## flow/run.sh

```bash
#!/bin/bash
# the make line also repeats each setting of config.mk as NAME=value (left out here)
make -C /OpenROAD-flow-scripts/flow DESIGN_CONFIG=/design/flow/config.mk WORK_HOME=/design/flow/orfs CLKGATE_MAP_FILE= finish
```

## flow/config.mk

```make
export PLATFORM = sky130hd
export DESIGN_NAME = lcd_ctrl
export DESIGN_NICKNAME = lcd_ctrl
export VERILOG_FILES = /design/flow/design.v
export SDC_FILE = /design/flow/constraint.sdc
export NUM_CORES = 4
export LEC_CHECK = 0
export CAP_MARGIN = 20
export CELL_PAD_IN_SITES_DETAIL_PLACEMENT = 2
export CELL_PAD_IN_SITES_GLOBAL_PLACEMENT = 2
export CORE_MARGIN = 9
export CORE_UTILIZATION = 59
export CTS_CLUSTER_DIAMETER = 288
export GPL_ROUTABILITY_DRIVEN = 1
export HOLD_SLACK_MARGIN = 0.23
export SETUP_SLACK_MARGIN = 0.99
export SLEW_MARGIN = 20
```

## flow/design.v

```verilog
module lcd_ctrl(clk, reset, datain, cmd, cmd_valid, dataout, output_valid, busy);
input           clk;
input           reset;
input   [7:0]   datain;
input   [2:0]   cmd;
input           cmd_valid;
output reg [7:0]   dataout;
output reg         output_valid;
output reg         busy;
reg cur_state,next_state;  
reg [5:0] img_counter;     
reg [2:0] row,col;         
reg [2:0] row_t,col_t;         
reg [5:0] out_pos;          
reg [2:0] cmd_reg;         
reg [7:0] data_buff[35:0];  
localparam REFLASH     = 3'd0;
localparam LOAD_DATA   = 3'd1;
localparam SHIFT_RIGHT = 3'd2;
localparam SHIFT_LEFT  = 3'd3;
localparam SHIFT_UP    = 3'd4;
localparam SHIFT_DOWN  = 3'd5;
localparam WAIT_CMD = 1'b0;
localparam PROCESS  = 1'b1;
always @ ( posedge clk or posedge reset ) begin    
    if (reset)  
        cur_state <= WAIT_CMD;
    else
        cur_state <= next_state;
end 
always @ ( * ) begin     
    case ( cur_state )
        WAIT_CMD : begin
            if ( cmd_valid )
                next_state = PROCESS;
            else
                next_state = WAIT_CMD;
        end
        PROCESS : begin
            if ( ( cmd_reg == REFLASH ) && img_counter[5:3] == 3'd2 && img_counter[2:0] == 3'd2 )
                next_state = WAIT_CMD;
            else
                next_state = PROCESS;
        end
    endcase
end
always @ (*) begin   
    row_t = row + img_counter[5:3];
    col_t = col + img_counter[2:0];
    out_pos = row_t * 6'd6 + col_t;
end
always @ ( posedge clk or posedge reset ) begin   
    if (reset) begin
        row <= 3'd2;
        col <= 3'd2;
        dataout <= 8'd0;
        output_valid <= 1'd0;
        busy <= 1'd0;
        cmd_reg <= REFLASH;
        img_counter <= 6'd0;
    end
    else begin
        if ( cur_state == WAIT_CMD ) begin
            if ( cmd_valid ) begin
                cmd_reg <= cmd;
                busy <= 1'd1;
            end
            img_counter <= 6'd0;
            output_valid <= 1'd0;
        end
        else begin
            case ( cmd_reg )
                REFLASH : begin
                    dataout <= data_buff[out_pos];
                    if ( img_counter[2:0] == 3'd2 ) begin
                        img_counter[5:3] <= img_counter[5:3] + 1'd1;
                        img_counter[2:0] <= 3'd0;
                    end
                    else begin
                        img_counter <= img_counter + 6'd1;
                    end
                    if ( img_counter[5:3] == 3'd2 && img_counter[2:0] == 3'd2 ) begin
                        busy <= 1'd0;
                    end
                    output_valid <= 1'd1;
                end
                LOAD_DATA : begin
                    if (img_counter == 6'd35) begin
                        img_counter <= 6'd0;
                        cmd_reg <= REFLASH;
                    end
                    else
                        img_counter <= img_counter + 6'd1;
                    data_buff[img_counter] <= datain;
                    row <= 3'd2;
                    col <= 3'd2;
                end
                SHIFT_RIGHT : begin
                    if ( col != 3'd3 )
                        col <= col + 3'd1;
                    cmd_reg <= REFLASH;
                end
                SHIFT_LEFT : begin
                    if ( col != 3'd0 )
                        col <= col - 3'd1;
                    cmd_reg <= REFLASH;
                end
                SHIFT_UP : begin
                    if ( row != 3'd0 )
                        row <= row - 3'd1;
                    cmd_reg <= REFLASH;
                end
                default : begin  
                    if ( row != 3'd3 )
                        row <= row + 3'd1;
                    cmd_reg <= REFLASH;
                end
            endcase
        end
    end
end
endmodule
```

## flow/constraint.sdc

```tcl
create_clock -name core_clock -period 3.45 [get_ports {clk}]
set_input_delay 0.6900 -clock core_clock [delete_from_list [all_inputs] [get_ports {clk}]]
set_output_delay 0.6900 -clock core_clock [all_outputs]
set_load 0.01 [all_outputs]
```

==> impl_metrics.yaml, run 1 <==
# flow metrics
outcome:
  status: "aborted with a tool error"
  lastStage: "3_5_place_dp"
  stop_error: "[ERROR DPL-0033] detailed placement checks failed during check placement."
synth:
  topCellsByArea: "edfxtp_1, dfrtp_1, mux4_2, nand2_1, mux2_2"
  synthSimpleGateAreaFrac_pct: 10.78
  numSynthFlops: 314
  yosys.stat.seqShare_pct: 68.22
  synthCells: 923
  ys_sh_aoi_pct: 8.278
  common_cells: "edfxtp_1, nand2_1, nor2_1"
  syn_area_um2: 13630
  logic_family: "simple AND/OR/NAND/NOR gates"
  synthArstFlopShare_pct: 8.280
  ys_types: 77
  yosys_area_um2: 13630
  ys_sh_xor_pct: 1.386
  yosys_warnings: 2
  syn-num-nets: 956
  synth.avg_cell_area_um2: 14.77
  synth_top_cell_by_area: "edfxtp_1"
  adder_share_pct: 2.074
  top_cell: "edfxtp_1"
  yosysCellCount: 923
  ff_type: "edfxtp_1"
  synthMuxAreaShare_pct: 7.213
  synth-edff-count: 288
  synth.top_cell.area_share_pct: 63.43
placed_design:
  numPortBuffers: 23
  place_congestion: 1.036
die:
  rows: 55
  die_h_um: 170.0
  dieWidth_um: 170.0
  io_pins: 24
  core_area_um2: 22710
  fp_util_pct: 60.04
  dieArea_um2: 28910
## metrics by stage
| stage | instance area, µm² | cells |
|---|---|---|
| 3_3_place_gp | 15460 | 1349 |
| 2_1_floorplan | 13820 | 923 |
==> run 2: changes to the inputs <==
- ABC_AREA: not set -> 1
- CELL_PAD_IN_SITES_DETAIL_PLACEMENT: 2 -> not set
- CELL_PAD_IN_SITES_GLOBAL_PLACEMENT: 2 -> not set
- CORE_MARGIN: 9 -> 2
- CORE_UTILIZATION: 59 -> 69
- CTS_CLUSTER_DIAMETER: 288 -> 394
- GPL_ROUTABILITY_DRIVEN: 1 -> not set
- HOLD_SLACK_MARGIN: 0.23 -> not set
- SETUP_SLACK_MARGIN: 0.99 -> not set
- clock period: 3.45 -> 2.58 ns (I/O delays scaled with it)
==> impl_metrics.yaml, run 2 <==
# generated from flow reports
detailed_routing:
  drtIter0Drc: 2312
  drcViolationCount: 0
  diodes: 0
  vias: 12290
  drt.antenna.violating_nets: 0
  drt-total-wl_mm: 49.73
  viasPerCell: 6.965
  dr.pass1.iters: 12
  post_drt_wl_per_cell_um: 28.18
die:
  die_h_um: 146.5
  io_pins: 24
  fp_util_pct: 69.73
  core_area_um2: 20100
  rows: 52
  dieWidth_um: 146.5
  dieArea_um2: 21470
setup_path:
  worst_setup_path_end_kind: "register"
  path_class: "register to register"
  r2r-end: "dataout[6]"
  critPathRequiredTime_ps: 3050
  startpoint: "row[1]"
  path_max_fanout: 8
  worstPathArrival_ps: 4660
  worstSetupStartpointType: "register"
  path_cells: "inv_2 > fa_2 > inv_2 > ha_4 > inv_2 > fa_2 > inv_2 > nand2_2 > inv_4 > nand3_4 > nand2_4 > nand2_8 > buf_12 > nand3_1 > nand2_1 > nor2_1 > nand2_1 > nor2_4 > buf_12 > nand2_1 > nand2_1 > inv_1 > nand2_1 > nand2_1"
  r2r_cells: 24
  path_depth: 24
  cp_top_family: "simple AND/OR/NAND/NOR gates"
  r2r_slack_ps: -1620
  critPathMostFrequentCell: "nand2_1"
  reg2reg_from: "row[1]"
  slowest_delay_ps: 540
  critPathBufInv: 8
  slowest_stage: "dfstp_2"
  endpoint: "dataout[6]"
synth:
  yosysCellCount: 1271
  synthSimpleGateAreaFrac_pct: 25.39
  synthCells: 1271
  common_cells: "edfxtp_1, nand2_1, nand3_1"
  ys_sh_aoi_pct: 1.241
  numSynthFlops: 314
  synth.avg_cell_area_um2: 11.03
  top_cell: "edfxtp_1"
  ys_sh_xor_pct: 0.4998
  synthMuxAreaShare_pct: 0
  adder_share_pct: 2.017
  ys_types: 35
  syn_area_um2: 14020
  yosys.stat.seqShare_pct: 66.35
  synth-edff-count: 288
  syn-num-nets: 1304
  yosys_area_um2: 14020
  topCellsByArea: "edfxtp_1, nand4_1, nand2_1, nand3_1, nor2_1"
  ff_type: "edfxtp_1"
  synthArstFlopShare_pct: 8.280
  synth.top_cell.area_share_pct: 61.69
  yosys_warnings: 2
  logic_family: "simple AND/OR/NAND/NOR gates"
  synth_top_cell_by_area: "edfxtp_1"
global_route:
  first_global_vias: 12000
  grt_max_degree: 37
  gr-total-overflow: 0
  track_usage_pct: 44.09
  grt_pass1_wl_mm: 69.88
  antenna_found_initial: 2
clocking:
  clk_latency_ps: 590
  cts_tree: "done"
  numCtsBuffers: 31
  holdBufCountCts: 0
  cts_root_buf: "clkbuf_16"
  h-tree-depth: 1
  cts.sinks: 314
  cts_buffer_depth: 3
  clk_pin_slew_ps: 60
final_timing:
  fin_ws_ps: -1617
  rsz0062_at_grt: "yes"
  hold_violations: 0
  setup_viol: 8
  period_used_pct: 162.7
  relSlewSlack_pct: 53.31
  setup_tns_ps: -12710
  clock.fmax_mhz: 238.3
  fin_crit_ps: 4197
  slew_viol_final: 0
  tightest_slew_ps: 699.6
  whs_ps: 428.9
  fin_worst_skew_ps: 22.71
layout:
  fin_area_um2: 17880
  post-route-util_pct: 88.95
  syn2layout_area_growth_pct: 27.56
  fin_nets: 1503
  layoutNonFillerInstCount: 1765
  fill_cells: 848
placed_design:
  place_congestion: 0.9392
  dp_slack_ps: -1372
  dpl.hpwl_mm: 27.63
  numPortBuffers: 23
  place_inst: 1673
  place_area_um2: 15870
outcome:
  check.faults: "negative setup slack"
  status: "complete, but fails checks"
job:
  drv_cap: 0
  warning_count: 37
min_path:
  min_path_type: "input port to async pin"
[run 2: final cells by class]
class | count | area, µm² | share of cell area, %
inverters | 63 | 239.0 | 1.336
flip-flops and latches | 314 | 9301 | 52.01
multi-input cells | 825 | 4594 | 25.69
clock buffers | 32 | 779.5 | 4.359
repair buffers | 235 | 2390 | 13.36
well taps | 270 | 337.8 | 1.889
clock inverters | 26 | 241.5 | 1.350
[run 2: timing repair]
item                                    4_1_cts  5_1_grt
cloned                                        9        3
buffers inserted                             14        9
resized                                     110       25
pin swaps                                    53       20
hold endpoints to repair                      0        0
endpoints found under the setup margin        8        8
[run 2: per-layer routing]
metal | part of all wire [%] | track usage [%] | vias up | wire length [µm]
met2 | 45 | 68.87 | 1228 | 22160
met3 | 16 | 11.50 | 339 | 7999
met1 | 32 | 56.65 | 5734 | 15810
met5 | 0.026 | 0 | - | 13
li1 | - | - | 4991 | -
met4 | 7.5 | 25.73 | 2 | 3754
==> run 3: changes to the inputs <==
- ABC_AREA: 1 -> not set
- CAP_MARGIN: 20 -> 0
- CORE_UTILIZATION: 69 -> 72
- CTS_CLUSTER_DIAMETER: 394 -> 392
- CTS_CLUSTER_SIZE: not set -> 18
- PLACE_DENSITY_LB_ADDON: not set -> 0.15
- SETUP_SLACK_MARGIN: not set -> -0.35
- SLEW_MARGIN: 20 -> 30
- clock period: 2.58 -> 3.59 ns (I/O delays scaled with it)
==> impl_metrics.yaml, run 3 <==
# generated from flow reports
outcome:
  status: "complete, but fails checks"
  check.faults: "negative setup slack"
detailed_routing:
  dr.pass1.iters: 6
  vias: 10290
  drt.antenna.violating_nets: 0
  viasPerCell: 7.608
  drt-total-wl_mm: 45.20
  drcViolationCount: 0
  post_drt_wl_per_cell_um: 33.43
  diodes: 0
  drtIter0Drc: 1889
die:
  dieWidth_um: 141.6
  dieArea_um2: 20050
  io_pins: 24
  die_h_um: 141.6
  fp_util_pct: 73.13
  rows: 50
  core_area_um2: 18640
synth:
  top_cell: "edfxtp_1"
  topCellsByArea: "edfxtp_1, dfrtp_1, mux4_2, nand2_1, mux2_2"
  yosys_area_um2: 13630
  synthCells: 923
  synth.top_cell.area_share_pct: 63.43
  yosys.stat.seqShare_pct: 68.22
  synthMuxAreaShare_pct: 7.213
  ys_sh_xor_pct: 1.386
  ys_sh_aoi_pct: 8.278
  common_cells: "edfxtp_1, nand2_1, nor2_1"
  synthArstFlopShare_pct: 8.280
  adder_share_pct: 2.074
  logic_family: "simple AND/OR/NAND/NOR gates"
  synth.avg_cell_area_um2: 14.77
  numSynthFlops: 314
  yosysCellCount: 923
  synth-edff-count: 288
  ys_types: 77
  synth_top_cell_by_area: "edfxtp_1"
  syn_area_um2: 13630
  ff_type: "edfxtp_1"
  synthSimpleGateAreaFrac_pct: 10.78
  syn-num-nets: 956
  yosys_warnings: 2
min_path:
  whs_endpoint: "dataout[1]"
  min_from: "dataout[1]"
  min_path_type: "register to register"
  min_delay_path_depth: 2
setup_path:
  worst_setup_path_end_kind: "register"
  worstPathArrival_ps: 4540
  reg2reg_from: "row[1]"
  slowest_stage: "dfstp_2"
  critPathBufInv: 6
  startpoint: "row[1]"
  r2r-end: "dataout[2]"
  path_max_fanout: 6
  path_class: "register to register"
  cp_top_family: "adder cells"
  endpoint: "dataout[2]"
  path_depth: 17
  path_cells: "inv_2 > fa_2 > inv_2 > ha_4 > inv_2 > fa_2 > or2b_1 > o21ai_2 > nand3_2 > buf_4 > a21oi_4 > buf_4 > buf_4 > a32o_1 > a21oi_1 > and4b_1 > o21ai_1"
  worstSetupStartpointType: "register"
  slowest_delay_ps: 560
  critPathRequiredTime_ps: 4050
  r2r_cells: 17
  r2r_slack_ps: -500
clocking:
  cts_tree: "done"
  cts_buffer_depth: 3
  numCtsBuffers: 21
  h-tree-depth: 1
  clk_pin_slew_ps: 80
  cts.sinks: 314
  cts_root_buf: "clkbuf_16"
  holdBufCountCts: 0
  clk_latency_ps: 530
layout:
  syn2layout_area_growth_pct: 20.02
  post-route-util_pct: 87.78
  fin_area_um2: 16360
  fin_nets: 1137
final_timing:
  setup_viol: 8
  slew_viol_final: 0
  fin_worst_skew_ps: 18.28
  setup_tns_ps: -3257
  period_used_pct: 113.9
  relSlewSlack_pct: 39.08
  tightest_slew_ps: 910.4
  hold_violations: 0
  fin_ws_ps: -497.5
  rsz0062_at_grt: "yes"
  fin_crit_ps: 4088
  clock.fmax_mhz: 244.6
global_route:
  first_global_vias: 10200
  gr-total-overflow: 0
  grt_max_degree: 37
  track_usage_pct: 45.32
  antenna_found_initial: 0
  grt_pass1_wl_mm: 64.89
job:
  drv_cap: 0
  warning_count: 34
placed_design:
  dpl.hpwl_mm: 27.33
  place_area_um2: 15290
  place_congestion: 1.017
  numPortBuffers: 23
==> run 3: layout make-up <==
| class | instances | area [µm²] |
|---|---|---|
| Multi-Input combinational cell | 548 | 4436 |
| Inverter | 17 | 67.56 |
| Tap cell | 234 | 292.8 |
| Fill cell | 745 | 2278 |
| Clock buffer | 35 | 578.1 |
| Sequential cell | 314 | 9301 |
| Timing Repair Buffer | 202 | 1669 |
| Clock inverter | 2 | 20.02 |
==> run 3: timing repair <==
action	CTS	global route
endpoints found under the setup margin	8	8
setup buffers	6	11
gates resized	34	48
pin swaps	10	28
gates cloned	1	1
==> run 3: through the flow <==
step	std cells	hold slack (ps)	worst slack, ps
after CTS	1349	502.6	-349.4
final	1352	508.2	-497.5
after global routing	1352	542.7	-541.4
after floorplan	923	488.3	-364.7
after global placement	1307	465.5	-857.6
after detailed placement	1307	485.9	-952.9
==> run 3: per-layer routing <==
metal  routed length [µm]  GRT usage (%)  vias up
met5                    0              0        -
met4                 4033          27.53        0
met3                 6537          11.07      338
met2                20870          72.23     1130
met1                13770          57.21     4868
li1                     -              -     3950
==> run 4: changes to the inputs <==
- ABC_AREA: not set -> 1
- CAP_MARGIN: 0 -> 20
- CORE_ASPECT_RATIO: not set -> 1.77
- CTS_CLUSTER_DIAMETER: 392 -> 385
- CTS_CLUSTER_SIZE: 18 -> 10
- PLACE_DENSITY_LB_ADDON: 0.15 -> not set
- SETUP_SLACK_MARGIN: -0.35 -> not set
- SLEW_MARGIN: 30 -> 20
- TNS_END_PERCENT: not set -> 5
- clock period: 3.59 -> 2.47 ns (I/O delays scaled with it)
==> impl_metrics.yaml, run 4 <==
# generated from flow reports
outcome:
  status: "complete, but fails checks"
  check.faults: "negative setup slack"
final_timing:
  fin_crit_ps: 4315
  hold_violations: 0
  fin_ws_ps: -1845
  setup_viol: 9
  setup_tns_ps: -13300
  relSlewSlack_pct: 55.49
  tightest_slew_ps: 662.5
  rsz0062_at_grt: "yes"
  slew_viol_final: 0
  clock.fmax_mhz: 231.7
  fin_worst_skew_ps: 24.22
  whs_ps: 436.9
  period_used_pct: 174.7
global_route:
  grt_max_degree: 42
  track_usage_pct: 54.97
  grt_pass1_wl_mm: 79.78
  grt.busiest_layer: "met2"
  gr-usage-met3_pct: 24.67
  use_met1_pct: 59.11
  first_global_vias: 13030
  antenna_found_initial: 0
  gr-total-overflow: 0
  globalRouteMet2Util_pct: 79.89
layout:
  fin_nets: 1502
  layoutNonFillerInstCount: 1737
  fill_cells: 577
  syn2layout_area_growth_pct: 25.90
synth:
  synth.top_cell.area_share_pct: 61.69
  common_cells: "edfxtp_1, nand2_1, nand3_1"
  ys_sh_xor_pct: 0.4998
  synth_top_cell_by_area: "edfxtp_1"
  topCellsByArea: "edfxtp_1, nand4_1, nand2_1, nand3_1, nor2_1"
  synthArstFlopShare_pct: 8.280
  synthCells: 1271
  synth-edff-count: 288
  yosys.stat.seqShare_pct: 66.35
  synthSimpleGateAreaFrac_pct: 25.39
  synthMuxAreaShare_pct: 0
  synth.avg_cell_area_um2: 11.03
  syn-num-nets: 1304
  yosys_area_um2: 14020
  syn_area_um2: 14020
  ff_type: "edfxtp_1"
  top_cell: "edfxtp_1"
  yosysCellCount: 1271
  logic_family: "simple AND/OR/NAND/NOR gates"
  numSynthFlops: 314
  yosys_warnings: 2
  ys_sh_aoi_pct: 1.241
  ys_types: 35
  adder_share_pct: 2.017
die:
  fp_util_pct: 73.67
  dieWidth_um: 108.9
  die_h_um: 189.6
  io_pins: 24
  dieArea_um2: 20650
  core_area_um2: 19030
  rows: 67
setup_path:
  r2r_slack_ps: -1850
  reg2reg_from: "col[0]"
  endpoint: "dataout[0]"
  path_depth: 20
  path_class: "register to register"
  r2r-end: "dataout[0]"
  cp_top_family: "simple AND/OR/NAND/NOR gates"
  path_max_fanout: 18
  path_cells: "ha_1 > inv_1 > fa_1 > xnor2_1 > xor2_1 > ha_1 > a21o_1 > nand2_2 > inv_1 > nand3_1 > nand2_4 > buf_4 > nand4_1 > nand2_1 > nor2_2 > nand2_1 > nor2_4 > nand3_2 > nand2_2 > nand2_1"
  worst_setup_path_end_kind: "register"
  worstPathArrival_ps: 4730
  slowest_stage: "nor2_2"
  critPathRequiredTime_ps: 2880
  critPathBufInv: 3
  startpoint: "col[0]"
  critPathMostFrequentCell: "nand2_1"
  r2r_cells: 20
  slowest_delay_ps: 430
  worstSetupStartpointType: "register"
placed_design:
  dp_slack_ps: -1458
  place_inst: 1639
  dpl.hpwl_mm: 30.65
  place_congestion: 1.032
  numPortBuffers: 23
detailed_routing:
  viasPerCell: 7.845
  diodes: 0
  drt-total-wl_mm: 57.97
  dr.pass1.iters: 14
  drt.antenna.violating_nets: 0
  post_drt_wl_per_cell_um: 33.37
  drcViolationCount: 0
  vias: 13630
  drtIter0Drc: 3144
clocking:
  h-tree-depth: 2
  cts_tree: "done"
  clk_latency_ps: 530
  cts_root_buf: "clkbuf_16"
  cts.sinks: 314
  cts_buffer_depth: 3
  numCtsBuffers: 37
  clk_pin_slew_ps: 70
job:
  drv_cap: 0
  warning_count: 37
min_path:
  min_path_type: "input port to async pin"
-- run 4: area by class of cell --
type	count	area, µm²	share of cell area, %
inverter	63	236.5	1.340
timing repair buffer	229	2205	12.49
tap	241	301.5	1.708
clock buffer	64	1049	5.940
sequential	314	9301	52.70
clock inverter	2	25.02	0.1418
multi-input combinational	824	4533	25.68
-- run 4: per-layer routing --
metal,wire [µm],part of all wire (%)
met1,15170,26
met2,24930,43
met3,9662,17
met4,8055,14
met5,150,0.26
-- run 4: metrics by stage --
stage / utilization [%] / area, µm²
2_1_floorplan: - / 14130
3_3_place_gp: 82.94 / 15780
3_5_place_dp: 82.94 / 15780
4_1_cts: 91.42 / 17400
5_1_grt: 92.75 / 17650
6_report: 92.75 / 17650
-- run 4: timing repair --
item / CTS / global route
pin swaps: 33 / 21
gates cloned: 5 / 1
buffers inserted: 18 / 9
resized: 71 / 50
endpoints found under the setup margin: 8 / 11
hold buffers: 0 / 0
==> run 5: changes to the inputs <==
- ABC_AREA: 1 -> not set
- CORE_ASPECT_RATIO: 1.77 -> not set
- CORE_UTILIZATION: 72 -> 32
- CTS_CLUSTER_DIAMETER: 385 -> 76
- CTS_CLUSTER_SIZE: 10 -> 82
- HOLD_SLACK_MARGIN: not set -> 0.05
- MIN_ROUTING_LAYER: not set -> met1
- PLACE_DENSITY_LB_ADDON: not set -> 0.23
- TNS_END_PERCENT: 5 -> not set
- clock period: 2.47 -> 5.68 ns (I/O delays scaled with it)
==> impl_metrics.yaml, run 5 <==
# generated from flow reports
clocking:
  numCtsBuffers: 19
  cts.repair.resized: 0
  cts_tree: "done"
  cts.sinks: 314
  cts_setup_buffers: 0
  holdBufCountCts: 0
  cts_root_buf: "clkbuf_16"
  clk_pin_slew_ps: 100
  h-tree-depth: 1
  clk_latency_ps: 550
  cts_buffer_depth: 3
global_route:
  track_usage_pct: 18.04
  gr-usage-met3_pct: 3.754
  first_global_vias: 8005
  gr-total-overflow: 0
  grt.busiest_layer: "met2"
  globalRouteMet2Util_pct: 28.49
  grt_pass1_wl_mm: 57.73
  antenna_found_initial: 0
  use_met1_pct: 25.02
  grt_max_degree: 62
die:
  dieWidth_um: 210.4
  core_area_um2: 42040
  dieArea_um2: 44270
  die_h_um: 210.4
  rows: 75
  fp_util_pct: 32.43
  io_pins: 24
setup_path:
  slowest_delay_ps: 790
  path_class: "register to register"
  critPathBufInv: 4
  r2r_slack_ps: 540
  startpoint: "img_counter[3]"
  path_max_fanout: 25
  r2r-end: "dataout[0]"
  path_depth: 16
  slowest_stage: "fa_1"
  r2r_cells: 16
  worst_setup_path_end_kind: "register"
  critPathRequiredTime_ps: 6100
  reg2reg_from: "img_counter[3]"
  worstSetupStartpointType: "register"
  critPathMostFrequentCell: "inv_1"
  worstPathArrival_ps: 5560
  cp_top_family: "adder cells"
  endpoint: "dataout[0]"
  path_cells: "ha_1 > inv_1 > fa_1 > inv_1 > ha_1 > inv_1 > fa_1 > xor2_4 > buf_12 > mux2_2 > nand3_1 > a311oi_1 > a311oi_1 > nand4_1 > a211o_1 > a31o_1"
final_timing:
  setup_viol: 0
  fin_ws_ps: 538.3
  setup_tns_ps: 0
  tightest_slew_ps: 1179
  fin_crit_ps: 5142
  clock.fmax_mhz: 194.5
  slew_viol_final: 0
  rsz0062_at_grt: "no"
  relSlewSlack_pct: 21.08
  hold_violations: 0
  fin_worst_skew_ps: 38.36
  period_used_pct: 90.52
min_path:
  min_from: "output_valid"
  whs_endpoint: "output_valid"
  min_path_type: "register to register"
  min_delay_path_depth: 2
synth:
  synthArstFlopShare_pct: 8.280
  top_cell: "edfxtp_1"
  yosysCellCount: 923
  numSynthFlops: 314
  yosys_warnings: 2
  synth.top_cell.area_share_pct: 63.43
  synth-edff-count: 288
  logic_family: "simple AND/OR/NAND/NOR gates"
  ys_sh_aoi_pct: 8.278
  ys_types: 77
  synthSimpleGateAreaFrac_pct: 10.78
  syn-num-nets: 956
  synthCells: 923
  yosys.stat.seqShare_pct: 68.22
  synth.avg_cell_area_um2: 14.77
  yosys_area_um2: 13630
  synthMuxAreaShare_pct: 7.213
  ff_type: "edfxtp_1"
  ys_sh_xor_pct: 1.386
  adder_share_pct: 2.074
  syn_area_um2: 13630
  common_cells: "edfxtp_1, nand2_1, nor2_1"
  synth_top_cell_by_area: "edfxtp_1"
  topCellsByArea: "edfxtp_1, dfrtp_1, mux4_2, nand2_1, mux2_2"
detailed_routing:
  drtIter0Drc: 1016
  drcViolationCount: 0
  post_drt_wl_per_cell_um: 26.67
  drt.antenna.violating_nets: 0
  dr.pass1.iters: 5
  vias: 8327
  viasPerCell: 5.529
  drt-total-wl_mm: 40.16
layout:
  post-route-util_pct: 36.46
  syn2layout_area_growth_pct: 12.41
  fin_nets: 986
  layoutNonFillerInstCount: 1506
placed_design:
  place_congestion: 0.9755
  dpl.hpwl_mm: 26.88
  place_inst: 1470
  numPortBuffers: 23
  dp_slack_ps: 584.8
outcome:
  status: "timing/DRC/antenna clean"
job:
  drv_cap: 0
  warning_count: 32
run 5: area by class of cell:
type | count | area (µm²)
clock buffer | 24 | 504.2
tap | 539 | 674.4
timing repair buffer | 54 | 498.0
clock inverter | 10 | 186.4
multi-input combinational | 547 | 4095
sequential | 314 | 9301
fill | 3993 | 26710
antenna | 1 | 2.502
inverter | 17 | 63.81
run 5: metal layers:
layer	share of wire [%]	vias up
met5	0	-
met4	3.4	0
met3	7.8	66
met2	46	349
met1	43	4262
li1	-	3650
run 5: stage by stage:
step	hold slack (ps)	area, µm²
after floorplan	488.3	13630
after global placement	472.1	14630
after detailed placement	484.2	14630
after CTS	503.7	15320
after global routing	516.3	15320
final	504.8	15330
==> run 6: changes to the inputs <==
- ABC_AREA: not set -> 1
- CORE_UTILIZATION: 32 -> 72
- CTS_CLUSTER_DIAMETER: 76 -> 346
- CTS_CLUSTER_SIZE: 82 -> 19
- HOLD_SLACK_MARGIN: 0.05 -> not set
- MIN_ROUTING_LAYER: met1 -> not set
- PLACE_DENSITY_LB_ADDON: 0.23 -> 0.07
- SETUP_SLACK_MARGIN: not set -> 0.63
- clock period: 5.68 -> 2.52 ns (I/O delays scaled with it)
==> impl_metrics.yaml, run 6 <==
# generated from flow reports
synth:
  adder_share_pct: 2.017
  yosysCellCount: 1271
  synthArstFlopShare_pct: 8.280
  yosys_area_um2: 14020
  ys_types: 35
  numSynthFlops: 314
  synthSimpleGateAreaFrac_pct: 25.39
  logic_family: "simple AND/OR/NAND/NOR gates"
  syn_area_um2: 14020
  synth_top_cell_by_area: "edfxtp_1"
  synth-edff-count: 288
  synthMuxAreaShare_pct: 0
  ys_sh_aoi_pct: 1.241
  synth.top_cell.area_share_pct: 61.69
  synth.avg_cell_area_um2: 11.03
  synthCells: 1271
  yosys_warnings: 2
  top_cell: "edfxtp_1"
  syn-num-nets: 1304
  common_cells: "edfxtp_1, nand2_1, nand3_1"
  ff_type: "edfxtp_1"
  topCellsByArea: "edfxtp_1, nand4_1, nand2_1, nand3_1, nor2_1"
  ys_sh_xor_pct: 0.4998
  yosys.stat.seqShare_pct: 66.35
final_timing:
  slew_viol_final: 0
  fin_worst_skew_ps: 28.08
  hold_violations: 0
  relSlewSlack_pct: 48.34
  clock.fmax_mhz: 216.3
  fin_crit_ps: 4623
  rsz0062_at_grt: "yes"
  fin_ws_ps: -2103
  tightest_slew_ps: 774.1
  whs_ps: 317.5
  period_used_pct: 183.5
  setup_viol: 8
detailed_routing:
  vias: 13820
  dr.pass1.iters: 16
  viasPerCell: 7.949
  post_drt_wl_per_cell_um: 35.05
  drt-total-wl_mm: 60.91
  drcViolationCount: 0
  drt.antenna.violating_nets: 0
  drtIter0Drc: 3585
setup_path:
  path_max_fanout: 11
  endpoint: "dataout[0]"
  r2r_slack_ps: -2100
  startpoint: "row[1]"
  path_depth: 19
  worstPathArrival_ps: 5080
  path_cells: "inv_2 > fa_2 > inv_2 > ha_4 > inv_2 > fa_2 > buf_6 > xor2_4 > inv_1 > nand2_1 > nor2_2 > nand3_1 > nand2_1 > nor2_2 > nand2_2 > nor2_2 > nand3_1 > nand2_1 > nand2_2"
  r2r_cells: 19
  reg2reg_from: "row[1]"
  slowest_delay_ps: 610
  path_class: "register to register"
  critPathBufInv: 5
  worst_setup_path_end_kind: "register"
  cp_top_family: "simple AND/OR/NAND/NOR gates"
  r2r-end: "dataout[0]"
  critPathRequiredTime_ps: 2980
  worstSetupStartpointType: "register"
  slowest_stage: "nor2_2"
die:
  die_h_um: 143.5
  fp_util_pct: 72.75
  rows: 51
  core_area_um2: 19270
  dieWidth_um: 143.5
  dieArea_um2: 20600
  io_pins: 24
clocking:
  numCtsBuffers: 20
  clk_pin_slew_ps: 90
  cts_buffer_depth: 3
  cts.sinks: 314
  clk_latency_ps: 560
  cts_root_buf: "clkbuf_16"
  h-tree-depth: 1
  holdBufCountCts: 0
  cts_tree: "done"
global_route:
  first_global_vias: 12320
  track_usage_pct: 49.99
  antenna_found_initial: 4
  grt_max_degree: 37
  grt_pass1_wl_mm: 74.38
  gr-total-overflow: 0
placed_design:
  dpl.hpwl_mm: 27.30
  place_congestion: 0.9637
  numPortBuffers: 23
layout:
  post-route-util_pct: 95.22
  fin_nets: 1500
  syn2layout_area_growth_pct: 30.89
job:
  warning_count: 35
  drv_cap: 0
outcome:
  status: "complete, but fails checks"
  check.faults: "negative setup slack"
min_path:
  min_path_type: "input port to async pin"
-- run 6: metrics by stage --
stage	cells	instance area (µm²)	TNS, ps	setup slack (ps)
detailed placement	1637	15840	-11930	-1561
floorplan	1271	14280	-6467	-808.3
global placement	1637	15840	-10880	-1419
global route	1737	18350	-14760	-2018
finish	1738	18350	-14560	-2103
CTS	1715	17590	-9124	-1166
-- run 6: routing by layer --
layer / part of all wire [%] / GRT usage (%)
met2: 41 / 75.51
met1: 27 / 60.88
met5: 0.29 / 2.256
met3: 20 / 18.79
met4: 11 / 31.84
-- run 6: cell type report --
| class | count | area [µm²] |
|---|---|---|
| inverter | 63 | 250.2 |
| tap | 265 | 331.6 |
| clock buffer | 25 | 519.2 |
| sequential | 314 | 9301 |
| multi-input combinational | 824 | 5066 |
| clock inverter | 2 | 27.53 |
| fill | 461 | 920.9 |
| timing repair buffer | 244 | 2851 |
| antenna | 1 | 2.502 |
-- run 6: what timing repair did --
action                                 in CTS  in global routing
resized                                   133                131
pin swaps                                  56                 56
buffers inserted                           42                 18
endpoints found under the hold margin       0                  0
setup endpoints to repair                 279                290
gates cloned                                9                  4
==> run 7: changes to the inputs <==
- ABC_AREA: 1 -> not set
- CTS_CLUSTER_DIAMETER: 346 -> 26
- CTS_CLUSTER_SIZE: 19 -> 98
- PLACE_DENSITY: not set -> 0.78
- PLACE_DENSITY_LB_ADDON: 0.07 -> not set
- SETUP_SLACK_MARGIN: 0.63 -> 1.05
- clock period: 2.52 -> 3.67 ns (I/O delays scaled with it)
==> impl_metrics.yaml, run 7 <==
# flow metrics
placed_design:
  dpl.hpwl_mm: 28.50
  place_congestion: 0.9667
  dp_slack_ps: -467.8
  numPortBuffers: 23
clocking:
  cts_root_buf: "clkbuf_16"
  cts_buffer_depth: 3
  numCtsBuffers: 60
  cts.sinks: 314
  h-tree-depth: 2
  holdBufCountCts: 0
synth:
  ys_types: 77
  syn-num-nets: 956
  synth-edff-count: 288
  numSynthFlops: 314
  ys_sh_xor_pct: 1.386
  logic_family: "simple AND/OR/NAND/NOR gates"
  common_cells: "edfxtp_1, nand2_1, nor2_1"
  synthSimpleGateAreaFrac_pct: 10.78
  synth.avg_cell_area_um2: 14.77
  ff_type: "edfxtp_1"
  synth.top_cell.area_share_pct: 63.43
  synthArstFlopShare_pct: 8.280
  syn_area_um2: 13630
  topCellsByArea: "edfxtp_1, dfrtp_1, mux4_2, nand2_1, mux2_2"
  yosysCellCount: 923
  yosys_area_um2: 13630
  synthMuxAreaShare_pct: 7.213
  ys_sh_aoi_pct: 8.278
  yosys_warnings: 2
  synth_top_cell_by_area: "edfxtp_1"
  synthCells: 923
  adder_share_pct: 2.074
  yosys.stat.seqShare_pct: 68.22
  top_cell: "edfxtp_1"
global_route:
  track_usage_pct: 79.05
  gr-total-overflow: 72
outcome:
  stop_error: "[ERROR GRT-0232] Routing congestion too high. Check the congestion heatmap in the GUI."
  lastStage: "5_1_grt"
  status: "aborted with a tool error"
die:
  core_area_um2: 18640
  die_h_um: 141.6
  dieArea_um2: 20050
  dieWidth_um: 141.6
  rows: 50
  io_pins: 24
  fp_util_pct: 73.13
==> run 7: per-stage QoR <==
step	cell area (µm²)	cells	util, %	setup TNS (ps)
floorplan	13740	923	-	-150.0
global placement	15050	1267	80.75	-2485
detailed placement	15050	1267	80.75	-3019
CTS	17650	1395	94.65	-2891
==> run 7: what timing repair did <==
action                                  in CTS
gates resized                               76
buffers inserted                            13
endpoints found under the setup margin     201
cloned                                       1
pin swaps                                   13
==> run 7: routing by layer <==
| layer | global-route usage, % | overflow |
|---|---|---|
| met1 | 80.83 | 0 |
| met3 | 65.88 | 2 |
| met5 | 26.57 | 0 |
| met4 | 79.47 | 35 |
| met2 | 92.34 | 35 |
==> run 8: changes to the inputs <==
- CTS_CLUSTER_DIAMETER: 26 -> 28
- CTS_CLUSTER_SIZE: 98 -> 52
- PLACE_DENSITY: 0.78 -> 0.39
- SETUP_SLACK_MARGIN: 1.05 -> 1.09
==> impl_metrics.yaml, run 8 <==
# flow metrics
synth:
  numSynthFlops: 314
  syn_area_um2: 13630
  ff_type: "edfxtp_1"
  synth_top_cell_by_area: "edfxtp_1"
  yosys.stat.seqShare_pct: 68.22
  common_cells: "edfxtp_1, nand2_1, nor2_1"
  ys_types: 77
  logic_family: "simple AND/OR/NAND/NOR gates"
  top_cell: "edfxtp_1"
  ys_sh_xor_pct: 1.386
  syn-num-nets: 956
  synthMuxAreaShare_pct: 7.213
  adder_share_pct: 2.074
  synthSimpleGateAreaFrac_pct: 10.78
  synthArstFlopShare_pct: 8.280
  synth.top_cell.area_share_pct: 63.43
  synthCells: 923
  synth.avg_cell_area_um2: 14.77
  yosys_warnings: 2
  topCellsByArea: "edfxtp_1, dfrtp_1, mux4_2, nand2_1, mux2_2"
  ys_sh_aoi_pct: 8.278
  synth-edff-count: 288
  yosys_area_um2: 13630
  yosysCellCount: 923
die:
  rows: 50
  dieArea_um2: 20050
  core_area_um2: 18640
  die_h_um: 141.6
  fp_util_pct: 73.13
  dieWidth_um: 141.6
  io_pins: 24
outcome:
  status: "aborted with a tool error"
  stop_error: "[ERROR GRT-0232] Routing congestion too high. Check the congestion heatmap in the GUI."
  lastStage: "5_1_grt"
clocking:
  cts_root_buf: "clkbuf_16"
  holdBufCountCts: 0
  cts_buffer_depth: 3
  h-tree-depth: 2
  numCtsBuffers: 52
  cts.sinks: 314
placed_design:
  place_area_um2: 15110
  place_congestion: 0.9927
  numPortBuffers: 23
  dpl.hpwl_mm: 27.64
  dp_slack_ps: -435.4
global_route:
  gr-total-overflow: 14
  track_usage_pct: 74.38
## run 8: through the flow
step	utilization (%)	std cells	hold WS, ps
after CTS	94.08	1385	517.5
after detailed placement	81.07	1262	492.0
after global placement	81.07	1262	471.3
after floorplan	-	923	484.9
## run 8: layer usage
metal	global-route usage, %	GRT overflow
met3	60.68	0
met1	76.76	0
met2	89.55	4
met5	19.30	0
met4	71.00	10
## run 8: timing repair
action / CTS
pin swaps: 25
cloned: 3
setup endpoints to repair: 298
buffers inserted: 22
resized: 61
==> run 9: changes to the inputs <==
- CORE_UTILIZATION: 72 -> 68
- CTS_CLUSTER_DIAMETER: 28 -> not set
- CTS_CLUSTER_SIZE: 52 -> 18
- PLACE_DENSITY: 0.39 -> not set
- SETUP_SLACK_MARGIN: 1.09 -> -0.21
- clock period: 3.67 -> 2.47 ns (I/O delays scaled with it)
==> impl_metrics.yaml, run 9 <==
# generated from flow reports
synth:
  synthSimpleGateAreaFrac_pct: 10.78
  ys_sh_aoi_pct: 8.278
  synth_top_cell_by_area: "edfxtp_1"
  synth-edff-count: 288
  ys_types: 77
  numSynthFlops: 314
  topCellsByArea: "edfxtp_1, dfrtp_1, mux4_2, nand2_1, mux2_2"
  ys_sh_xor_pct: 1.386
  synth.avg_cell_area_um2: 14.77
  syn-num-nets: 956
  yosys_area_um2: 13630
  top_cell: "edfxtp_1"
  yosysCellCount: 923
  common_cells: "edfxtp_1, nand2_1, nor2_1"
  logic_family: "simple AND/OR/NAND/NOR gates"
  adder_share_pct: 2.074
  synth.top_cell.area_share_pct: 63.43
  syn_area_um2: 13630
  ff_type: "edfxtp_1"
  synthMuxAreaShare_pct: 7.213
  yosys_warnings: 2
  synthArstFlopShare_pct: 8.280
  synthCells: 923
  yosys.stat.seqShare_pct: 68.22
setup_path:
  worst_setup_path_end_kind: "register"
  reg2reg_from: "row[1]"
  r2r-end: "dataout[2]"
  critPathRequiredTime_ps: 2950
  path_max_fanout: 7
  endpoint: "dataout[2]"
  critPathBufInv: 5
  r2r_cells: 16
  worstPathArrival_ps: 4920
  slowest_stage: "o2bb2ai_1"
  critPathMostFrequentCell: "inv_2"
  path_depth: 16
  path_class: "register to register"
  worstSetupStartpointType: "register"
  slowest_delay_ps: 650
  r2r_slack_ps: -1970
  cp_top_family: "adder cells"
  startpoint: "row[1]"
  path_cells: "inv_2 > fa_2 > inv_2 > ha_4 > inv_2 > fa_2 > nor2b_4 > buf_6 > nand3_2 > nor2_2 > nor2_4 > buf_4 > o2bb2ai_1 > a211oi_1 > and4b_1 > o21ai_1"
outcome:
  status: "complete, but fails checks"
  check.faults: "negative setup slack"
global_route:
  track_usage_pct: 46.06
  gr-total-overflow: 0
  first_global_vias: 10830
  antenna_found_initial: 0
  grt_pass1_wl_mm: 71.03
  grt_max_degree: 37
detailed_routing:
  post_drt_wl_per_cell_um: 34.88
  drt.antenna.violating_nets: 0
  diodes: 0
  dr.pass1.iters: 6
  drtIter0Drc: 1652
  drt-total-wl_mm: 50.33
  vias: 10810
  drcViolationCount: 0
  viasPerCell: 7.492
final_timing:
  clock.fmax_mhz: 225.4
  rsz0062_at_grt: "yes"
  fin_ws_ps: -1966
  period_used_pct: 179.6
  setup_viol: 10
  relSlewSlack_pct: 36.42
  fin_crit_ps: 4436
  fin_worst_skew_ps: 14.94
  slew_viol_final: 0
  hold_violations: 0
  whs_ps: 456.2
  tightest_slew_ps: 950.2
placed_design:
  dpl.hpwl_mm: 29.31
  dp_slack_ps: -1670
  place_congestion: 1.047
  place_inst: 1371
  numPortBuffers: 23
clocking:
  cts_tree: "done"
  clk_latency_ps: 570
  cts_root_buf: "clkbuf_16"
  holdBufCountCts: 0
  cts.sinks: 314
  numCtsBuffers: 30
  h-tree-depth: 1
  clk_pin_slew_ps: 70
  cts_buffer_depth: 3
die:
  rows: 51
  core_area_um2: 19590
  io_pins: 24
  dieArea_um2: 21200
  dieWidth_um: 145.6
  fp_util_pct: 69.60
  die_h_um: 145.6
layout:
  fill_cells: 720
  fin_nets: 1189
  syn2layout_area_growth_pct: 28.58
  post-route-util_pct: 89.49
  layoutNonFillerInstCount: 1443
job:
  warning_count: 38
  drv_cap: 0
min_path:
  min_path_type: "input port to async pin"
run 9: per-layer routing:
layer	GRT usage [%]	part of all wire, %	vias up
li1	-	-	4061
met1	56.31	30	5082
met2	73.63	45	1262
met3	12.57	15	406
met4	29.12	9.5	0
met5	0	0	-
run 9: stage by stage:
| step | area (µm²) | TNS, ps |
|---|---|---|
| floorplan | 13740 | -12390 |
| global placement | 15960 | -20460 |
| detailed placement | 15960 | -21740 |
| CTS | 17230 | -11330 |
| global route | 17530 | -13600 |
| finish | 17530 | -13170 |
run 9: final cells by class:
type / count / area [µm²] / share of cell area (%)
clock buffer: 38 / 800.8 / 4.568
clock inverter: 16 / 196.4 / 1.121
inverter: 17 / 67.56 / 0.3854
multi-input combinational: 548 / 4512 / 25.74
sequential: 314 / 9301 / 53.06
tap: 265 / 331.6 / 1.891
timing repair buffer: 245 / 2321 / 13.24
run 9: timing repair:
item,4_1_cts,5_1_grt
pin swaps,17,36
gates cloned,0,1
gates resized,40,42
setup buffers,7,18
endpoints found under the setup margin,8,8
==> run 10: changes to the inputs <==
- ABC_AREA: not set -> 1
- CORE_UTILIZATION: 68 -> 71
- CTS_CLUSTER_SIZE: 18 -> not set
- SETUP_SLACK_MARGIN: -0.21 -> not set
- clock period: 2.47 -> 5.81 ns (I/O delays scaled with it)
==> impl_metrics.yaml, run 10 <==
# generated from flow reports
die:
  fp_util_pct: 72.27
  die_h_um: 144.5
  dieArea_um2: 20890
  dieWidth_um: 144.5
  rows: 51
  core_area_um2: 19400
  io_pins: 24
final_timing:
  rsz0062_at_grt: "no"
  setup_viol: 0
  fin_ws_ps: 819.8
  relSlewSlack_pct: 19.12
  period_used_pct: 85.89
  fin_crit_ps: 4990
  setup_tns_ps: 0
  whs_ps: 488.6
  slew_viol_final: 0
  clock.fmax_mhz: 200.4
  tightest_slew_ps: 1209
  hold_violations: 0
  fin_worst_skew_ps: 22.05
clocking:
  clk_pin_slew_ps: 60
  holdBufCountCts: 0
  h-tree-depth: 2
  cts_setup_buffers: 0
  cts_buffer_depth: 3
  numCtsBuffers: 34
  cts_root_buf: "clkbuf_16"
  cts.sinks: 314
  clk_latency_ps: 520
  cts.repair.resized: 0
  cts_tree: "done"
synth:
  syn-num-nets: 1304
  ys_sh_xor_pct: 0.4998
  logic_family: "simple AND/OR/NAND/NOR gates"
  synthSimpleGateAreaFrac_pct: 25.39
  numSynthFlops: 314
  common_cells: "edfxtp_1, nand2_1, nand3_1"
  synthCells: 1271
  synth.avg_cell_area_um2: 11.03
  ff_type: "edfxtp_1"
  synth_top_cell_by_area: "edfxtp_1"
  yosys.stat.seqShare_pct: 66.35
  ys_types: 35
  synth-edff-count: 288
  yosys_warnings: 2
  top_cell: "edfxtp_1"
  topCellsByArea: "edfxtp_1, nand4_1, nand2_1, nand3_1, nor2_1"
  yosys_area_um2: 14020
  ys_sh_aoi_pct: 1.241
  yosysCellCount: 1271
  adder_share_pct: 2.017
  syn_area_um2: 14020
  synthMuxAreaShare_pct: 0
  synth.top_cell.area_share_pct: 61.69
  synthArstFlopShare_pct: 8.280
min_path:
  whs_endpoint: "dataout[0]"
  min_path_type: "register to register"
  min_delay_path_depth: 2
  min_from: "dataout[0]"
setup_path:
  critPathBufInv: 6
  worst_setup_path_end_kind: "register"
  critPathMostFrequentCell: "nand2_1"
  path_class: "register to register"
  startpoint: "img_counter[3]"
  worstSetupStartpointType: "register"
  worstPathArrival_ps: 5440
  r2r_cells: 23
  path_max_fanout: 30
  critPathRequiredTime_ps: 6260
  reg2reg_from: "img_counter[3]"
  slowest_stage: "nor2_4"
  cp_top_family: "simple AND/OR/NAND/NOR gates"
  r2r_slack_ps: 820
  endpoint: "dataout[5]"
  path_cells: "ha_1 > inv_1 > fa_1 > inv_1 > ha_1 > inv_1 > fa_1 > inv_1 > nand2_1 > inv_1 > nand3_1 > nand2_1 > nand2_1 > nor2_4 > buf_4 > nand3_1 > nand2_1 > nor2_1 > nand2_1 > nor2_1 > nand3_1 > nand2_1 > nand2_1"
  path_depth: 23
  r2r-end: "dataout[5]"
  slowest_delay_ps: 800
layout:
  fin_nets: 1326
  syn2layout_area_growth_pct: 10.69
  fin_area_um2: 15520
  fill_cells: 1233
  mi_logic_area_um2: 4118
  register_area_um2: 9301
detailed_routing:
  drtIter0Drc: 1656
  dr.pass1.iters: 6
  vias: 10670
  post_drt_wl_per_cell_um: 24.92
  drt.antenna.violating_nets: 0
  drcViolationCount: 0
  viasPerCell: 6.754
  drt-total-wl_mm: 39.35
  diodes: 0
placed_design:
  place_congestion: 0.9385
  numPortBuffers: 23
  place_area_um2: 14470
  dpl.hpwl_mm: 23.94
  dp_slack_ps: 1064
job:
  drv_cap: 0
  warning_count: 34
outcome:
  status: "timing/DRC/antenna clean"
global_route:
  track_usage_pct: 38.77
  gr-total-overflow: 0
  grt_max_degree: 75
  antenna_found_initial: 0
  first_global_vias: 9980
  grt_pass1_wl_mm: 58.77
==> run 10: through the flow <==
step,instances,utilization (%)
finish,1579,80.00
global route,1579,80.00
detailed placement,1522,74.58
CTS,1579,79.97
floorplan,1271,-
global placement,1522,74.56
==> run 10: cell type report <==
type / instances / area share (%)
flip-flops and latches: 314 / 59.94
well taps: 265 / 2.137
clock buffers: 46 / 6.378
multi-input cells: 823 / 26.53
inverters: 63 / 1.524
repair buffers: 57 / 3.128
clock inverters: 11 / 0.3628
==> run 10: layer usage <==
metal	vias up	track usage, %	part of all wire (%)
li1	4620	-	-
met1	5046	55.17	35
met2	855	59.07	46
met3	144	8.974	15
met4	0	15.23	4.4
met5	-	0	0
==> run 11: changes to the inputs <==
- ABC_AREA: 1 -> not set
- CORE_UTILIZATION: 71 -> 40
- CTS_CLUSTER_DIAMETER: not set -> 364
- GPL_ROUTABILITY_DRIVEN: not set -> 0
- SLEW_MARGIN: 20 -> 10
- TNS_END_PERCENT: not set -> 10
- clock period: 5.81 -> 4.5 ns (I/O delays scaled with it)
==> impl_metrics.yaml, run 11 <==
# generated from flow reports
setup_path:
  r2r_slack_ps: 70
  worstPathArrival_ps: 4870
  path_class: "register to register"
  path_max_fanout: 10
  cp_top_family: "adder cells"
  worstSetupStartpointType: "register"
  reg2reg_from: "row[1]"
  r2r_cells: 14
  critPathMostFrequentCell: "inv_1"
  critPathBufInv: 3
  path_depth: 14
  worst_setup_path_end_kind: "register"
  slowest_stage: "fa_2"
  slowest_delay_ps: 730
  r2r-end: "dataout[0]"
  startpoint: "row[1]"
  critPathRequiredTime_ps: 4940
  path_cells: "inv_1 > fa_1 > inv_1 > ha_1 > inv_1 > fa_2 > xor2_4 > mux2_2 > nand3_1 > a311oi_1 > a311oi_1 > nand4_1 > a211o_1 > a31o_1"
  endpoint: "dataout[0]"
die:
  dieArea_um2: 35580
  die_h_um: 188.6
  fp_util_pct: 40.66
  io_pins: 24
  dieWidth_um: 188.6
  core_area_um2: 33530
  rows: 67
synth:
  top_cell: "edfxtp_1"
  ff_type: "edfxtp_1"
  yosys_area_um2: 13630
  yosysCellCount: 923
  synth.avg_cell_area_um2: 14.77
  synth_top_cell_by_area: "edfxtp_1"
  synthMuxAreaShare_pct: 7.213
  common_cells: "edfxtp_1, nand2_1, nor2_1"
  yosys.stat.seqShare_pct: 68.22
  synth-edff-count: 288
  syn_area_um2: 13630
  ys_types: 77
  adder_share_pct: 2.074
  ys_sh_aoi_pct: 8.278
  synth.top_cell.area_share_pct: 63.43
  synthCells: 923
  synthArstFlopShare_pct: 8.280
  syn-num-nets: 956
  synthSimpleGateAreaFrac_pct: 10.78
  logic_family: "simple AND/OR/NAND/NOR gates"
  numSynthFlops: 314
  topCellsByArea: "edfxtp_1, dfrtp_1, mux4_2, nand2_1, mux2_2"
  yosys_warnings: 2
  ys_sh_xor_pct: 1.386
detailed_routing:
  diodes: 0
  drt-total-wl_mm: 37.88
  drt.antenna.violating_nets: 0
  viasPerCell: 5.882
  dr.pass1.iters: 5
  vias: 8617
  drtIter0Drc: 1165
  post_drt_wl_per_cell_um: 25.86
  drcViolationCount: 0
job:
  warning_count: 33
  drv_cap: 0
clocking:
  cts.sinks: 314
  clk_latency_ps: 560
  holdBufCountCts: 0
  cts_root_buf: "clkbuf_16"
  h-tree-depth: 1
  clk_pin_slew_ps: 60
  cts_buffer_depth: 3
  cts_tree: "done"
  numCtsBuffers: 31
final_timing:
  hold_violations: 0
  tightest_slew_ps: 1102
  relSlewSlack_pct: 26.26
  period_used_pct: 98.37
  fin_crit_ps: 4427
  clock.fmax_mhz: 225.9
  fin_worst_skew_ps: 13.18
  slew_viol_final: 0
  setup_viol: 0
  rsz0062_at_grt: "yes"
global_route:
  grt_pass1_wl_mm: 56.82
  gr-usage-met3_pct: 2.980
  grt_max_degree: 53
  track_usage_pct: 21.56
  globalRouteMet2Util_pct: 33.44
  use_met1_pct: 31.40
  first_global_vias: 8401
  gr-total-overflow: 0
  grt.busiest_layer: "met2"
  antenna_found_initial: 0
layout:
  layoutNonFillerInstCount: 1465
  fin_nets: 1025
  syn2layout_area_growth_pct: 15.33
outcome:
  status: "timing/DRC/antenna clean"
placed_design:
  dpl.hpwl_mm: 25.31
  numPortBuffers: 23
  place_inst: 1405
min_path:
  whs_endpoint: "output_valid"
  min_path_type: "register to register"
  min_delay_path_depth: 2
  min_from: "output_valid"
[run 11: repair_timing]
| item | 4_1_cts | 5_1_grt |
|---|---|---|
| endpoints found under the setup margin | 1 | 8 |
| pin swaps | 0 | 1 |
| buffers inserted | 0 | 2 |
| endpoints found under the hold margin | 0 | 0 |
| gates resized | 1 | 4 |
[run 11: routing by layer]
layer / vias up / share of wire, %
met2: 474 / 45
li1: 3760 / -
met1: 4300 / 43
met3: 83 / 8.2
met5: - / 0
met4: 0 / 3.7
[run 11: cell type report]
type	count	area, µm²
fillers	2924	17810
flip-flops and latches	314	9301
multi-input cells	547	4121
clock buffers	42	817.0
repair buffers	81	728.2
well taps	448	560.5
clock inverters	16	131.4
inverters	17	63.81
[run 11: stage by stage]
| stage | area (µm²) | hold slack [ps] | setup WS [ps] | util (%) | TNS, ps |
|---|---|---|---|---|---|
| after detailed placement | 14730 | 483.3 | 1.019 | 43.94 | 0 |
| after global placement | 14730 | 470.5 | 26.66 | 43.94 | 0 |
| after global routing | 15720 | 516.8 | -36.47 | 46.89 | -36.47 |
| final | 15720 | 487.5 | 73.25 | 46.89 | 0 |
| after floorplan | 13630 | 488.3 | 377.4 | - | 0 |
| after CTS | 15690 | 496.6 | 55.04 | 46.79 | 0 |
==> run 12: changes to the inputs <==
- CAP_MARGIN: 20 -> 5
- CELL_PAD_IN_SITES_DETAIL_PLACEMENT: not set -> 0
- CORE_UTILIZATION: 40 -> 65
- CTS_CLUSTER_DIAMETER: 364 -> not set
- CTS_CLUSTER_SIZE: not set -> 68
- MAX_ROUTING_LAYER: not set -> met4
- PLACE_DENSITY: not set -> 0.63
- SETUP_SLACK_MARGIN: not set -> -0.34
- SLEW_MARGIN: 10 -> 20
- TNS_END_PERCENT: 10 -> not set
- clock period: 4.5 -> 4.41 ns (I/O delays scaled with it)
==> impl_metrics.yaml, run 12 <==
# generated from flow reports
outcome:
  status: "complete, but fails checks"
  check.faults: "negative setup slack"
clocking:
  cts_tree: "done"
  h-tree-depth: 1
  cts.repair.resized: 0
  numCtsBuffers: 30
  cts_buffer_depth: 3
  cts_root_buf: "clkbuf_16"
  cts.sinks: 314
  clk_pin_slew_ps: 60
  cts_setup_buffers: 0
  holdBufCountCts: 0
  clk_latency_ps: 570
global_route:
  antenna_found_initial: 2
  gr-usage-met3_pct: 6.544
  track_usage_pct: 35.03
  grt_max_degree: 58
  grt.busiest_layer: "met2"
  globalRouteMet2Util_pct: 54.24
  first_global_vias: 8867
  gr-total-overflow: 0
  use_met1_pct: 48.02
  grt_pass1_wl_mm: 54.99
job:
  drv_cap: 0
  warning_count: 34
detailed_routing:
  drtIter0Drc: 1375
  drcViolationCount: 0
  drt.antenna.violating_nets: 0
  vias: 8879
  viasPerCell: 6.931
  dr.pass1.iters: 6
  post_drt_wl_per_cell_um: 28.51
  drt-total-wl_mm: 36.52
synth:
  numSynthFlops: 314
  ys_sh_xor_pct: 1.386
  synth-edff-count: 288
  synthArstFlopShare_pct: 8.280
  top_cell: "edfxtp_1"
  synth.top_cell.area_share_pct: 63.43
  synthMuxAreaShare_pct: 7.213
  synth.avg_cell_area_um2: 14.77
  yosys_area_um2: 13630
  topCellsByArea: "edfxtp_1, dfrtp_1, mux4_2, nand2_1, mux2_2"
  ys_types: 77
  yosys.stat.seqShare_pct: 68.22
  ff_type: "edfxtp_1"
  synthSimpleGateAreaFrac_pct: 10.78
  synthCells: 923
  adder_share_pct: 2.074
  yosys_warnings: 2
  common_cells: "edfxtp_1, nand2_1, nor2_1"
  syn-num-nets: 956
  ys_sh_aoi_pct: 8.278
  logic_family: "simple AND/OR/NAND/NOR gates"
  yosysCellCount: 923
  synth_top_cell_by_area: "edfxtp_1"
  syn_area_um2: 13630
final_timing:
  relSlewSlack_pct: 32.31
  fin_worst_skew_ps: 14.47
  fin_crit_ps: 4595
  hold_violations: 0
  clock.fmax_mhz: 217.6
  setup_viol: 5
  fin_ws_ps: -184.8
  tightest_slew_ps: 1012
  period_used_pct: 104.2
  setup_tns_ps: -321.3
  slew_viol_final: 0
min_path:
  min_delay_path_depth: 2
  min_from: "output_valid"
  whs_endpoint: "output_valid"
  min_path_type: "register to register"
setup_path:
  startpoint: "row[1]"
  worstSetupStartpointType: "register"
  endpoint: "dataout[0]"
  reg2reg_from: "row[1]"
  slowest_delay_ps: 760
  cp_top_family: "adder cells"
  path_cells: "inv_1 > fa_1 > inv_1 > ha_1 > inv_1 > fa_1 > nor2_1 > xnor2_1 > nor4_1 > a311oi_1 > nand4_1 > a211o_1 > a31o_1"
  worstPathArrival_ps: 5050
  path_depth: 13
  slowest_stage: "fa_1"
  worst_setup_path_end_kind: "register"
  r2r_slack_ps: -180
  r2r_cells: 13
  path_max_fanout: 7
  r2r-end: "dataout[0]"
  critPathBufInv: 3
  critPathRequiredTime_ps: 4860
  critPathMostFrequentCell: "inv_1"
  path_class: "register to register"
die:
  dieWidth_um: 148.8
  fp_util_pct: 66.74
  io_pins: 24
  dieArea_um2: 22150
  rows: 52
  core_area_um2: 20430
  die_h_um: 148.8
layout:
  layoutNonFillerInstCount: 1281
  fin_nets: 1019
  syn2layout_area_growth_pct: 14.20
  post-route-util_pct: 76.21
placed_design:
  numPortBuffers: 23
  dp_slack_ps: -203.1
  place_inst: 1224
  dpl.hpwl_mm: 23.91
==> run 12: cell type report <==
| type | count | area, µm² |
|---|---|---|
| Clock inverter | 21 | 286.5 |
| Inverter | 17 | 63.81 |
| Clock buffer | 35 | 779.5 |
| Sequential cell | 314 | 9301 |
| Fill cell | 1258 | 4860 |
| Multi-Input combinational cell | 547 | 4108 |
| Tap cell | 270 | 337.8 |
| Antenna cell | 1 | 2.502 |
| Timing Repair Buffer | 76 | 690.7 |
==> run 12: metal layers <==
| metal | wire [µm] | vias to the layer above |
|---|---|---|
| met5 | 0 | - |
| met4 | 1476 | 0 |
| met3 | 4523 | 121 |
| met2 | 17310 | 722 |
| met1 | 13210 | 4311 |
| li1 | - | 3725 |
==> run 12: per-stage QoR <==
stage                     cell area [µm²]  hold WS [ps]
after global placement              14480         469.1
after floorplan                     13630         488.3
after detailed placement            14480         464.9
after CTS                           15540         481.6
final                               15570         480.9
after global routing                15570         522.6
